// sdram_logger
module sdram_logger (
    input         clk,           
    input         rst_n,         
    input  [23:0] timestamp,     
    input  [79:0] geig_data,     
    input  [79:0] mag_data,      
    input         next_byte,     
    input  [15:0] sdram_dq_in,   
    output [15:0] sdram_dq_out,  
    output        sdram_dq_oe,   
    output [12:0] sdram_a,
    output [1:0]  sdram_ba,
    output        sdram_clk_en,
    output        sdram_cke,
    output        sdram_cs,
    output        sdram_ras,
    output        sdram_cas,
    output        sdram_we,
    output        sdram_dqml,
    output        sdram_dqmu,
    output [7:0]  byte_out       
);
wire        sdram_status;
wire [15:0] data_read;
wire        next_read, next_write, read_cmd;
wire [15:0] mc_data_out;
wire [1:0]  mc_ba_out, mc_cmd_out;
wire [8:0]  mc_col_out;
wire [12:0] mc_row_out;
wire [1:0]  ba_read, ba_write;
wire [8:0]  col_read, col_write;
wire [12:0] row_read, row_write;
memory_controller memory_controller_0(
    .CLK_48MHZ    ( clk ),
    .RESET        ( rst_n ),
    .SDRAM_STATUS ( sdram_status ),
    .READ_CMD     ( read_cmd ),
  ...
Size in the first run: ~3100 cells after synthesis, roughly 660 flip-flops, roughly 0.033 mm^2 of cells after synthesis.
export LEC_CHECK = 0
export CAP_MARGIN = 15
export CORE_MARGIN = 2
export CORE_UTILIZATION = 71
export CTS_CLUSTER_DIAMETER = 29
export CTS_CLUSTER_SIZE = 33
export HOLD_SLACK_MARGIN = -0.08
export SETUP_SLACK_MARGIN = 0.95
export SLEW_MARGIN = 20
create_clock -name core_clock -period 7.25 [get_ports {clk}]
run.sh (not shown) runs the stock make flow with config.mk's settings and CLKGATE_MAP_FILE=.
The first run reached the layout checks and failed them: setup timing.
Edit:
- CAP_MARGIN: 15 -> 20
- CORE_UTILIZATION: 71 -> 40
- CTS_CLUSTER_DIAMETER: 29 -> not set
- CTS_CLUSTER_SIZE: 33 -> not set
- HOLD_SLACK_MARGIN: -0.08 -> not set
- SETUP_SLACK_MARGIN: 0.95 -> not set
- clock period: 7.25 -> 11.7 ns (I/O delays scaled with it)
After rerunning: With this change the flow finished clean. Worst setup slack gets better by 1000 ps. Design area went down by 8.7%. Clock skew drops by 18 ps. Global-route usage came out lower by 26 points. Wire length shrinks by 27%. Non-clock buffer count is lower by 144. Via count goes down by 22%. Total power decreases by 53%. Count of clock-buffer cells in the layout shrinks by 51. Core utilization drops by 46 points. Worst hold slack is worse by 25 ps.
Edit:
- CORE_UTILIZATION: 40 -> 55
- clock period: 11.7 -> 13.1 ns (I/O delays scaled with it)
After rerunning: Setup slack gets better by 230 ps. Cell count decreases by 7.5%. Routed wire length drops by 1.9%.
Edit:
- CORE_UTILIZATION: 55 -> 58
- clock period: 13.1 -> 7.25 ns (I/O delays scaled with it)
Result: Now the flow produced a layout that fails on setup timing. Core utilization rises by 5.0 points. Sequential power went up by about 80%. Cell area rose by 2.6%. Sequential cell count stays the same. Power came out higher by about 80%. Global-route usage went up by 1.4 points. Critical path depth came out higher by 1. Die area goes down by about 5%. Hold slack got worse by 4.0 ps.


sdram_logger again, from the RTL that the note above started with.
==> flow/config.mk <==
export PLATFORM = sky130hd
export DESIGN_NAME = sdram_logger
export DESIGN_NICKNAME = sdram_logger
export VERILOG_FILES = /design/flow/design.v
export SDC_FILE = /design/flow/constraint.sdc
export NUM_CORES = 4
export LEC_CHECK = 0
export CAP_MARGIN = 15
export CORE_MARGIN = 2
export CORE_UTILIZATION = 70
export CTS_CLUSTER_DIAMETER = 29
export CTS_CLUSTER_SIZE = 33
export SETUP_SLACK_MARGIN = 2.16
export SLEW_MARGIN = 20
==> flow/constraint.sdc <==
create_clock -name core_clock -period 7.25 [get_ports {clk}]
set_input_delay 1.4500 -clock core_clock [delete_from_list [all_inputs] [get_ports {clk}]]
set_output_delay 1.4500 -clock core_clock [all_outputs]
set_load 0.01 [all_outputs]
The starting point failed in 5_1_grt on GRT-0232.
==> next run, changes <==
==> flow/config.mk (replaced) <==
export PLATFORM = sky130hd
export DESIGN_NAME = sdram_logger
export DESIGN_NICKNAME = sdram_logger
export VERILOG_FILES = /design/flow/design.v
export SDC_FILE = /design/flow/constraint.sdc
export NUM_CORES = 4
export LEC_CHECK = 0
export CAP_MARGIN = 0
export CORE_MARGIN = 2
export CORE_UTILIZATION = 71
export CTS_CLUSTER_SIZE = 34
export SLEW_MARGIN = 20
After rerunning: The new run reached the layout checks and failed them: setup timing. Die area went down by 1.4%. Synthesized cell count does not change. Synthesized area stays the same.
==> next run, changes <==
--- a/flow/config.mk
+++ b/flow/config.mk
@@ -7,6 +7,8 @@
 export LEC_CHECK = 0
-export CAP_MARGIN = 0
+export CAP_MARGIN = 15
 export CORE_MARGIN = 2
-export CORE_UTILIZATION = 71
-export CTS_CLUSTER_SIZE = 34
+export CORE_UTILIZATION = 70
+export CTS_CLUSTER_DIAMETER = 29
+export CTS_CLUSTER_SIZE = 33
+export SETUP_SLACK_MARGIN = 1.92
 export SLEW_MARGIN = 20
After rerunning: With this change the flow failed in 5_1_grt with GRT-0232. Die area climbs by about 1.4%. Area after synthesis is unchanged. Synthesized cell count does not change.
==> next run, changes <==
--- a/flow/config.mk
+++ b/flow/config.mk
@@ -10,5 +10,3 @@
 export CORE_UTILIZATION = 70
-export CTS_CLUSTER_DIAMETER = 29
 export CTS_CLUSTER_SIZE = 33
-export SETUP_SLACK_MARGIN = 1.92
 export SLEW_MARGIN = 20
With this change the flow completed and failed the layout checks on setup timing.
Synthesized cell count stays the same.
Synthesized area stays the same.
Die area does not change.
==> next run, changes <==
--- a/flow/config.mk
+++ b/flow/config.mk
@@ -7,6 +7,9 @@
 export LEC_CHECK = 0
-export CAP_MARGIN = 15
+export CAP_MARGIN = 0
 export CORE_MARGIN = 2
-export CORE_UTILIZATION = 70
-export CTS_CLUSTER_SIZE = 33
+export CORE_UTILIZATION = 71
+export CTS_CLUSTER_DIAMETER = 29
+export CTS_CLUSTER_SIZE = 34
+export SETUP_SLACK_MARGIN = 2.11
 export SLEW_MARGIN = 20
+export TNS_END_PERCENT = 5
This time the run never finished: it broke off in 5_1_grt on ODB-0269.
Area after synthesis stays the same.
Die size goes down by 1.4%.
Synthesized cell count does not change.
==> next run, changes <==
==> flow/config.mk (replaced) <==
export PLATFORM = sky130hd
export DESIGN_NAME = sdram_logger
export DESIGN_NICKNAME = sdram_logger
export VERILOG_FILES = /design/flow/design.v
export SDC_FILE = /design/flow/constraint.sdc
export NUM_CORES = 4
export LEC_CHECK = 0
export CAP_MARGIN = 20
export CORE_MARGIN = 2
export CORE_UTILIZATION = 71
export CTS_CLUSTER_SIZE = 36
export SLEW_MARGIN = 20
==> flow/constraint.sdc (replaced) <==
create_clock -name core_clock -period 10.6 [get_ports {clk}]
set_input_delay 2.1200 -clock core_clock [delete_from_list [all_inputs] [get_ports {clk}]]
set_output_delay 2.1200 -clock core_clock [all_outputs]
set_load 0.01 [all_outputs]
The changed run completed with no timing, DRC or antenna violations.
Area after synthesis stays the same.
Die size is unchanged.
Synthesized cell count stays the same.
Power is estimated from default activity; no workload was simulated.
